// sys_ref_core
module sys_ref_core #(parameter DATA_WIDTH = 8, ADDR_WIDTH = 4)
(
 input   wire                      CLK,
 input   wire                      RST,             
 input   wire  [DATA_WIDTH-1:0]    UART_RX_DATA,
 input   wire                      UART_RX_Valid,
 input   wire                      FIFO_FULL,
 output  wire  [DATA_WIDTH-1:0]    FIFO_WR_DATA,
 output  wire                      FIFO_WR_INC,
 output  wire  [DATA_WIDTH-1:0]    UART_Config,
 output  wire  [DATA_WIDTH-1:0]    Div_Ratio,
 output  wire                      CLKDIV_EN
);
Size in the first run: ~1900 cells after synthesis.
export LEC_CHECK = 0
export CAP_MARGIN = 20
export CORE_MARGIN = 2
export CORE_UTILIZATION = 40
export GPL_TIMING_DRIVEN = 0
export SLEW_MARGIN = 0
create_clock -name core_clock -period 30.0 [get_ports {CLK}]
run.sh (not shown) runs the stock make flow with config.mk's settings and CLKGATE_MAP_FILE=.
Next try:
Settings changed: CORE_UTILIZATION 40 to 56, CTS_CLUSTER_DIAMETER from default to 332, CTS_CLUSTER_SIZE from default to 93, GPL_TIMING_DRIVEN 0 to default, PLACE_DENSITY from default to 0.6, SLEW_MARGIN 0 to 20.
The changed run produced a clean layout.
Wire length is lower by 2.5%.
Worst setup slack gets better by 0.42 ns.
Cell count is lower by 8.1%.
Die size is lower by 28%.
Clock-buffer cell count is lower by 1.
Via count is lower by 1.2%.
Fmax is higher by 1.5%.
Register-to-register slack gets better by 0.42 ns.
Non-clock buffer count is lower by 51.
Next try:
Settings changed: CAP_MARGIN 20 to 0, CELL_PAD_IN_SITES_DETAIL_PLACEMENT from default to 1, CORE_UTILIZATION 56 to 54, CTS_CLUSTER_DIAMETER 332 to 330, CTS_CLUSTER_SIZE 93 to default, GPL_ROUTABILITY_DRIVEN from default to 1, GPL_TIMING_DRIVEN from default to 0, PLACE_DENSITY 0.6 to default, PLACE_DENSITY_LB_ADDON from default to 0.23.
After rerunning: Routed wire length went up by well over a third; final area went up by a few percent; core utilization went down by 0.69 points; clock-buffer cell count went up by 3; first-iteration DRC count went up by well over a third; via count went up by about a fifth; final cell count went up by a few percent; setup slack got worse by 1.3 ns; synthesized cell count is unchanged; synthesized area stays the same.
Next try:
Settings changed: CAP_MARGIN 0 to 20, CELL_PAD_IN_SITES_DETAIL_PLACEMENT 1 to default, CORE_UTILIZATION 54 to 40, CTS_CLUSTER_DIAMETER 330 to 137, CTS_CLUSTER_SIZE from default to 100, GPL_ROUTABILITY_DRIVEN 1 to default, GPL_TIMING_DRIVEN 0 to default, PLACE_DENSITY from default to 0.88, PLACE_DENSITY_LB_ADDON 0.23 to default.
- The new run passed the timing, design-rule and antenna checks
- hold slack gets better by 0.0080 ns
- maximum frequency rose by 4.8%
- cell count went up by 3.6%
- clock skew came out lower by 0.017 ns
Next try:
Settings changed: CELL_PAD_IN_SITES_GLOBAL_PLACEMENT from default to 1, CTS_CLUSTER_DIAMETER 137 to default, CTS_CLUSTER_SIZE 100 to default, GPL_TIMING_DRIVEN from default to 0, MAX_ROUTING_LAYER from default to met4, PLACE_DENSITY 0.88 to default, PLACE_DENSITY_LB_ADDON from default to 0.1, SLEW_MARGIN 20 to 0.
- clock skew stays flat
- die area does not change
- synthesized cell count is unchanged
- wire length is higher by roughly a tenth
- worst hold slack barely changes
Next try:
Settings changed: CELL_PAD_IN_SITES_DETAIL_PLACEMENT from default to 0, CORE_ASPECT_RATIO from default to 0.75, CTS_CLUSTER_SIZE from default to 75, GPL_TIMING_DRIVEN 0 to 1, TNS_END_PERCENT from default to 15.
Non-clock buffer count decreases by 40; final cell count decreases by 0.40%; fmax increases by 2.0%; critical path depth decreases by 8; worst setup slack is better by 0.55 ns; global-route usage increases by 0.45 points; final area decreases by 1.9%.


alpha:
Starting RTL as in the previous note.
==> flow/design.v (excerpt) <==
module sys_ref_core #(parameter DATA_WIDTH = 8, ADDR_WIDTH = 4)
(
 input   wire                      CLK,
 input   wire                      RST,             
 input   wire  [DATA_WIDTH-1:0]    UART_RX_DATA,
 input   wire                      UART_RX_Valid,
 input   wire                      FIFO_FULL,
 output  wire  [DATA_WIDTH-1:0]    FIFO_WR_DATA,
 output  wire                      FIFO_WR_INC,
 output  wire  [DATA_WIDTH-1:0]    UART_Config,
 output  wire  [DATA_WIDTH-1:0]    Div_Ratio,
 output  wire                      CLKDIV_EN
);
export LEC_CHECK = 0
export CAP_MARGIN = 20
export CORE_MARGIN = 2
export CORE_UTILIZATION = 72
export PLACE_DENSITY = 0.67
export SETUP_SLACK_MARGIN = -1.96
export SLEW_MARGIN = 20
export TNS_END_PERCENT = 5
create_clock -name core_clock -period 20.8 [get_ports {CLK}]
alpha: it failed with a tool error in 5_1_grt, so there are no final results.
What beta does differently from alpha at the input level:
- removing TNS_END_PERCENT (formerly 5)
- changing PLACE_DENSITY from 0.67 to 0.6
- removing SETUP_SLACK_MARGIN (formerly -1.96)
- setting ABC_AREA to 1 for the first time
- setting CTS_CLUSTER_SIZE to 100 for the first time
- changing the clock period (ns, I/O delays scaled along) from 20.8 to 27.8
## What came out
beta completed every stage of the flow, and the final layout passed the timing, design-rule and antenna checks.
Post-detailed-placement cell area on beta is down relative to alpha.
In beta the share of synthesized cell area in and, or, nand and nor gates turned out 11 points higher than in alpha.
On final estimated routing congestion in global placement, the lower figure sits with alpha, not beta.
Going from alpha to beta, count of mapped cells out of synthesis now sits higher; mean post-synth cell area now sits lower; horizontal die size now sits at about the same level; yosys stat chip area now sits lower.
Between beta and alpha, fraction of the yosys area taken by sequential cells is lower for alpha, beta comes in above that.


Starting RTL as in the previous note.
// sys_ref_core
module sys_ref_core #(parameter DATA_WIDTH = 8, ADDR_WIDTH = 4)
(
 input   wire                      CLK,
 input   wire                      RST,             
 input   wire  [DATA_WIDTH-1:0]    UART_RX_DATA,
 input   wire                      UART_RX_Valid,
 input   wire                      FIFO_FULL,
 output  wire  [DATA_WIDTH-1:0]    FIFO_WR_DATA,
 output  wire                      FIFO_WR_INC,
 output  wire  [DATA_WIDTH-1:0]    UART_Config,
 output  wire  [DATA_WIDTH-1:0]    Div_Ratio,
 output  wire                      CLKDIV_EN
);
export LEC_CHECK = 0
export CAP_MARGIN = 20
export CORE_MARGIN = 2
export CORE_UTILIZATION = 68
export CTS_CLUSTER_DIAMETER = 364
export CTS_CLUSTER_SIZE = 15
export SETUP_SLACK_MARGIN = 3.72
export SLEW_MARGIN = 20
export TNS_END_PERCENT = 5
create_clock -name core_clock -period 13.3 [get_ports {CLK}]
The baseline finished but failed the layout checks on negative setup slack.
Edit:
Settings changed: CORE_UTILIZATION 68 to 16, CTS_CLUSTER_DIAMETER 364 to unset, CTS_CLUSTER_SIZE 15 to unset, PLACE_DENSITY set to 0.6, SETUP_SLACK_MARGIN 3.72 to unset, TNS_END_PERCENT 5 to unset.
Clock period 13.3 ns to 28.4 ns, I/O delays scaled along.
- With this change the flow completed without violations
- design area drops by 9.3%
- via count came out lower by 22%
- non-clock buffer count shrinks by 354
- global-route usage shrinks by 40 points
- final cell count climbs by 27%
- hold slack loses 33 ps
- flip-flop count does not change
Edit:
Settings changed: CORE_UTILIZATION 16 to 40.
What happened: The changed run finished with timing, DRC and antenna clean; worst hold slack hardly moves; design area falls by a few percent; sequential share of layout area rises by 1.2 points; synthesized area does not change; first-iteration DRC count rises by a quarter to a third; setup slack got worse by 4.3 ps.
